## exp/juniper
==> flow/design.v <==
 module ADDER_TREE#(parameter DATA_IN_WIDTH = 8,DATA_OUT_WIDTH = 16)
							(clk,rst_n,ena,data_in1,data_in2,data_out,done,	pipe
							);
 input clk,rst_n,ena;
 input [DATA_IN_WIDTH - 1:0] data_in1,data_in2;
 output [DATA_OUT_WIDTH:0] data_out;
 output done;
 reg signed done;
 reg signed [DATA_OUT_WIDTH:0] data_out;
output [6:0] pipe;
reg signed [6:0] pipe;
wire data_in2_b0,data_in2_b1,data_in2_b2,data_in2_b3,data_in2_b4,data_in2_b5,data_in2_b6,data_in2_b7;
wire [DATA_IN_WIDTH - 1:0] M_wire0,M_wire1,M_wire2,M_wire3,M_wire4,M_wire5,M_wire6,M_wire7;
reg signed  [DATA_IN_WIDTH - 1:0] M_reg0,M_reg1,M_reg2,M_reg3,M_reg4,M_reg5,M_reg6,M_reg7;
reg signed  [DATA_IN_WIDTH:0] M_reg_ls1_0,M_reg_ls1_1,M_reg_ls1_2,M_reg_ls1_3,M_reg_ls1_4,M_reg_ls1_5,M_reg_ls1_6,M_reg_ls1_7;
reg signed  [DATA_IN_WIDTH + 1:0] Adder_reg1_0,Adder_reg1_1,Adder_reg1_2,Adder_reg1_3;
reg signed  [DATA_IN_WIDTH + 3:0] Adder_reg1_ls2_0,Adder_reg1_ls2_1,Adder_reg1_ls2_2,Adder_reg1_ls2_3,Adder_reg2_0,Adder_reg2_1;
reg signed  [DATA_IN_WIDTH + DATA_IN_WIDTH - 1:0] Adder_reg2_ls4_0,Adder_reg2_ls4_1;
reg signed  [DATA_IN_WIDTH + DATA_IN_WIDTH - 1:0] Adder_reg3_1;
assign data_in2_b0 = data_in2[0];
assign data_in2_b1 = data_in2[1];
assign data_in2_b2 = data_in2[2];
assign data_in2_b3 = data_in2[3];
assign data_in2_b4 = data_in2[4];
assign data_in2_b5 = data_in2[5];
assign data_in2_b6 = data_in2[6];
assign data_in2_b7 = data_in2[7];
assign M_wire0 = data_in2_b0 ? data_in1 : 0;
assign M_wire1 = data_in2_b1 ? data_in1 : 0;
assign M_wire2 = data_in2_b2 ? data_in1 : 0;
assign M_wire3 = data_in2_b3 ? data_in1 : 0;
assign M_wire4 = data_in2_b4 ? data_in1 : 0;
assign M_wire5 = data_in2_b5 ? data_in1 : 0;
assign M_wire6 = data_in2_b6 ? data_in1 : 0;
assign M_wire7 = data_in2_b7 ? data_in1 : 0;
always @(posedge clk or negedge rst_n)
  begin
    if(!rst_n)
	   begin
		   M_reg0 <= 0;
			M_reg1 <= 0;
			M_reg2 <= 0;
			M_reg3 <= 0;
			M_reg4 <= 0;
			M_reg5 <= 0;
			M_reg6 <= 0;
			M_reg7 <= 0;
			pipe[0] <= 0;
		end
	 else
	   begin
		  if(ena)
		    begin
			   M_reg0 <= M_wire0;
				M_reg1 <= M_wire1;
				M_reg2 <= M_wire2;
				M_reg3 <= M_wire3;
				M_reg4 <= M_wire4;
				M_reg5 <= M_wire5;
				M_reg6 <= M_wire6;
				M_reg7 <= M_wire7;
				pipe[0] <= 1;
			 end
		end
  end
always @(posedge clk or negedge rst_n)
  begin
    if(!rst_n)
	   begin
		   M_reg_ls1_0 <= 0;
			M_reg_ls1_1 <= 0;
			M_reg_ls1_2 <= 0;
			M_reg_ls1_3 <= 0;
			M_reg_ls1_4 <= 0;
			M_reg_ls1_5 <= 0;
			M_reg_ls1_6 <= 0;
			M_reg_ls1_7 <= 0;
			pipe[1] <= 0;
		end
	 else
	   begin
		  if(pipe[0])
		    begin
			   M_reg_ls1_0 <= M_reg0;
				M_reg_ls1_1 <= {M_reg1[7:0],1'b0};
				M_reg_ls1_2 <= M_reg2;
				M_reg_ls1_3 <= {M_reg3[7:0],1'b0};
				M_reg_ls1_4 <= M_reg4;
				M_reg_ls1_5 <= {M_reg5[7:0],1'b0};
				M_reg_ls1_6 <= M_reg6;
				M_reg_ls1_7 <= {M_reg7[7:0],1'b0};
				pipe[1] <= 1;
			 end
		end
  end
always @(posedge clk or negedge rst_n)
  begin
    if(!rst_n)
	   begin
		   Adder_reg1_0 <= 0;
			Adder_reg1_1 <= 0;
			Adder_reg1_2 <= 0;
			Adder_reg1_3 <= 0;
			pipe[2] <= 0;
		end
	 else
	   begin
		  if(pipe[1])
		    begin
			   Adder_reg1_0 <= M_reg_ls1_0 + M_reg_ls1_1;
				Adder_reg1_1 <= M_reg_ls1_2 + M_reg_ls1_3;
				Adder_reg1_2 <= M_reg_ls1_4 + M_reg_ls1_5;
				Adder_reg1_3 <= M_reg_ls1_6 + M_reg_ls1_7;
				pipe[2] <= 1;
			 end
		end
  end
always @(posedge clk or negedge rst_n)
  begin
    if(!rst_n)
	   begin
		   Adder_reg1_ls2_0 <= 0;
			Adder_reg1_ls2_1 <= 0;
			Adder_reg1_ls2_2 <= 0;
			Adder_reg1_ls2_3 <= 0;
			pipe[3] <= 0;
		end
	 else
	   begin
		  if(pipe[2])
		    begin
			   Adder_reg1_ls2_0 <= Adder_reg1_0;
				Adder_reg1_ls2_1 <= {Adder_reg1_1[9:0],2'b0};
				Adder_reg1_ls2_2 <= Adder_reg1_2;
				Adder_reg1_ls2_3 <= {Adder_reg1_3[9:0],2'b0};
				pipe[3] <= 1;
			 end
		end
  end
 always @(posedge clk or negedge rst_n)
  begin
    if(!rst_n)
	   begin
		   Adder_reg2_0 <= 0;
			Adder_reg2_1 <= 0;
			pipe[4] <= 0;
		end
	 else
	   begin
		  if(pipe[3])
		    begin
			   Adder_reg2_0 <= Adder_reg1_ls2_0 + Adder_reg1_ls2_1;
				Adder_reg2_1 <= Adder_reg1_ls2_2 + Adder_reg1_ls2_3;
				pipe[4] <= 1;
			 end
		end
  end
  always @(posedge clk or negedge rst_n)
  begin
    if(!rst_n)
	   begin
		   Adder_reg2_ls4_0 <= 0;
		   Adder_reg2_ls4_1 <= 0;
			pipe[5] <= 0;
		end
	 else
	   begin
		  if(pipe[4])
		    begin
				Adder_reg2_ls4_0 <= Adder_reg2_0;
				Adder_reg2_ls4_1 <= {Adder_reg2_1[11:0],4'b0};
				pipe[5] <= 1;
			 end
		end
  end
 always @(posedge clk or negedge rst_n)
  begin
    if(!rst_n)
	   begin
		   Adder_reg3_1 <= 0;
			pipe[6] <= 0;
		end
	 else
	   begin
		  if(pipe[5])
		    begin
			   Adder_reg3_1 <= Adder_reg2_ls4_0 + Adder_reg2_ls4_1;
				pipe[6] <= 1;
			 end
		end
  end
always @(posedge clk or negedge rst_n)
  begin
    if(!rst_n)
	   begin
		  data_out <= 0;
		  done <= 0; 
		end
	 else
	   begin
		  if(pipe[6])
		    begin
			  data_out <= Adder_reg3_1;
			  done <= 1'b1;
			 end
		end
  end
 endmodule 
clock: 1.69 ns
lec_check: 0
abc_area: 1
cap_margin: 20
core_margin: 2
core_utilization: 72
cts_cluster_diameter: 345
cts_cluster_size: 14
place_density_lb_addon: 0.03
setup_slack_margin: -0.16
slew_margin: 20
run.sh (not shown) runs the stock make flow with config.mk's settings and CLKGATE_MAP_FILE=.
exp/juniper finished all stages; however, its layout fails the closing checks, the failures being negative setup slack.
--- input diff exp/juniper..exp/indigo ---
Settings: CTS_CLUSTER_DIAMETER now 364, was 345; SETUP_SLACK_MARGIN now 0.3, was -0.16; HOLD_SLACK_MARGIN now 0.3, previously not set; PLACE_DENSITY_LB_ADDON now 0.06, was 0.03; the clock period (ns, I/O delays scaled along) now 1.7, was 1.69.
[summary]
As for a clean layout from exp/juniper and exp/indigo, there is none. Re area added between synthesis and finish: exp/juniper and exp/indigo aren't equal, and the lower value belongs to exp/juniper. Compared with exp/juniper, exp/indigo has less setup slack. Post-route core utilization was higher in exp/indigo than in exp/juniper. Looking at power group with the largest share, the registers result is from exp/juniper; the combinational cells one comes from exp/indigo.
### exp/indigo -> exp/quartz
Settings: PLACE_DENSITY_LB_ADDON removed (was 0.06); CTS_CLUSTER_SIZE changed from 14 to 36; CORE_UTILIZATION changed from 72 to 70; ABC_AREA removed (was 1); CTS_CLUSTER_DIAMETER removed (was 364); SETUP_SLACK_MARGIN changed from 0.3 to 0.72; HOLD_SLACK_MARGIN removed (was 0.3); the clock period (ns, I/O delays scaled along) changed from 1.7 to 2.67.
- The flow did not stop early for exp/quartz: all stages ran, and the layout cleared the timing, DRC and antenna checks.
- multiplexers as the dominant non-sequential cell family after synthesis was reported by exp/quartz, and simple AND/OR/NAND/NOR gates by exp/indigo.
- Diff exp/indigo -> exp/quartz: number of buffers inserted during clock tree synthesis rose by 5, data required time at the worst endpoint rose by 970 ps, post-layout period usage of the worst path fell by 36 points, sequential share of layout area rose by 4.5 points, setup slack rose by 860 ps.
- [compare] base=exp/indigo new=exp/quartz: detail-routed via count per cell now sits lower; total power after layout now sits lower; share of synthesized cell area in and, or, nand and nor gates now sits lower; power share of the clock group now sits higher.

// ADDER_TREE: RTL as listed in full above, without the edits since
Settings: LEC_CHECK=0, CAP_MARGIN=20, CORE_MARGIN=2, CORE_UTILIZATION=71, SLEW_MARGIN=20; clock period 2.79 ns.
Edit:
--- a/flow/config.mk
+++ b/flow/config.mk
@@ -8 +8 @@
-export CAP_MARGIN = 20
+export CAP_MARGIN = 5
@@ -10 +10,4 @@
-export CORE_UTILIZATION = 71
+export CORE_UTILIZATION = 69
+export CTS_CLUSTER_DIAMETER = 371
+export CTS_CLUSTER_SIZE = 15
+export SETUP_SLACK_MARGIN = -0.16
==> flow/constraint.sdc (replaced) <==
create_clock -name core_clock -period 2.05 [get_ports {clk}]
set_input_delay 0.4100 -clock core_clock [delete_from_list [all_inputs] [get_ports {clk}]]
set_output_delay 0.4100 -clock core_clock [all_outputs]
set_load 0.01 [all_outputs]
What happened: With this change the flow finished but fails on setup timing. Power went up by 27%. Die area goes up by 2.8%. Synthesized cell count does not change. Cell count is higher by 1.8%. Hold slack is worse by 71 ps. Clock-buffer cell count decreases by 19. Routed wire length goes down by 1.3%. Via count decreases by 0.88%.
Edit:
--- a/flow/config.mk
+++ b/flow/config.mk
@@ -8 +8,2 @@
-export CAP_MARGIN = 5
+export ABC_AREA = 1
+export CAP_MARGIN = 20
@@ -10,4 +11,2 @@
-export CORE_UTILIZATION = 69
-export CTS_CLUSTER_DIAMETER = 371
-export CTS_CLUSTER_SIZE = 15
-export SETUP_SLACK_MARGIN = -0.16
+export CORE_UTILIZATION = 72
+export CTS_CLUSTER_DIAMETER = 118
==> flow/constraint.sdc (replaced) <==
create_clock -name core_clock -period 1.7 [get_ports {clk}]
set_input_delay 0.3400 -clock core_clock [delete_from_list [all_inputs] [get_ports {clk}]]
set_output_delay 0.3400 -clock core_clock [all_outputs]
set_load 0.01 [all_outputs]
What happened:
- The new run finished with setup timing left
- register-to-register slack gains 50 ps
- combinational power goes up by 31%
- sequential power goes up by 20%
Edit:
--- a/flow/config.mk
+++ b/flow/config.mk
@@ -8 +7,0 @@
-export ABC_AREA = 1
@@ -11,2 +10 @@
-export CORE_UTILIZATION = 72
-export CTS_CLUSTER_DIAMETER = 118
+export CORE_UTILIZATION = 40
==> flow/constraint.sdc (replaced) <==
create_clock -name core_clock -period 4.0 [get_ports {clk}]
set_input_delay 0.8000 -clock core_clock [delete_from_list [all_inputs] [get_ports {clk}]]
set_output_delay 0.8000 -clock core_clock [all_outputs]
set_load 0.01 [all_outputs]
After rerunning: Now the flow finished clean. Synthesized cell count decreases by a quarter to a third. Cell count drops by about a fifth. Register-to-register slack improves by 1800 ps.
Edit:
==> flow/constraint.sdc (replaced) <==
create_clock -name core_clock -period 3.04 [get_ports {clk}]
set_input_delay 0.6080 -clock core_clock [delete_from_list [all_inputs] [get_ports {clk}]]
set_output_delay 0.6080 -clock core_clock [all_outputs]
set_load 0.01 [all_outputs]
Area after synthesis does not change.
Wire length barely changes.
Final area is about the same.
Clock-buffer cell count increases by 1.
Power is higher by 31%.
Edit:
--- a/flow/config.mk
+++ b/flow/config.mk
@@ -10 +10,3 @@
-export CORE_UTILIZATION = 40
+export CORE_UTILIZATION = 66
+export CTS_CLUSTER_DIAMETER = 102
+export CTS_CLUSTER_SIZE = 24
==> flow/constraint.sdc (replaced) <==
create_clock -name core_clock -period 1.95 [get_ports {clk}]
set_input_delay 0.3900 -clock core_clock [delete_from_list [all_inputs] [get_ports {clk}]]
set_output_delay 0.3900 -clock core_clock [all_outputs]
set_load 0.01 [all_outputs]
- This time the run finished but failed the layout checks on setup timing
- final area is lower by a few percent
- setup slack is worse by 550 ps
- first-iteration DRC count is lower by about a fifth
- clock power is lower by roughly a tenth
- clock-buffer cell count is lower by 30
- area after synthesis is unchanged
- final cell count is lower by roughly a tenth
Power and IR drop assume default switching activity.
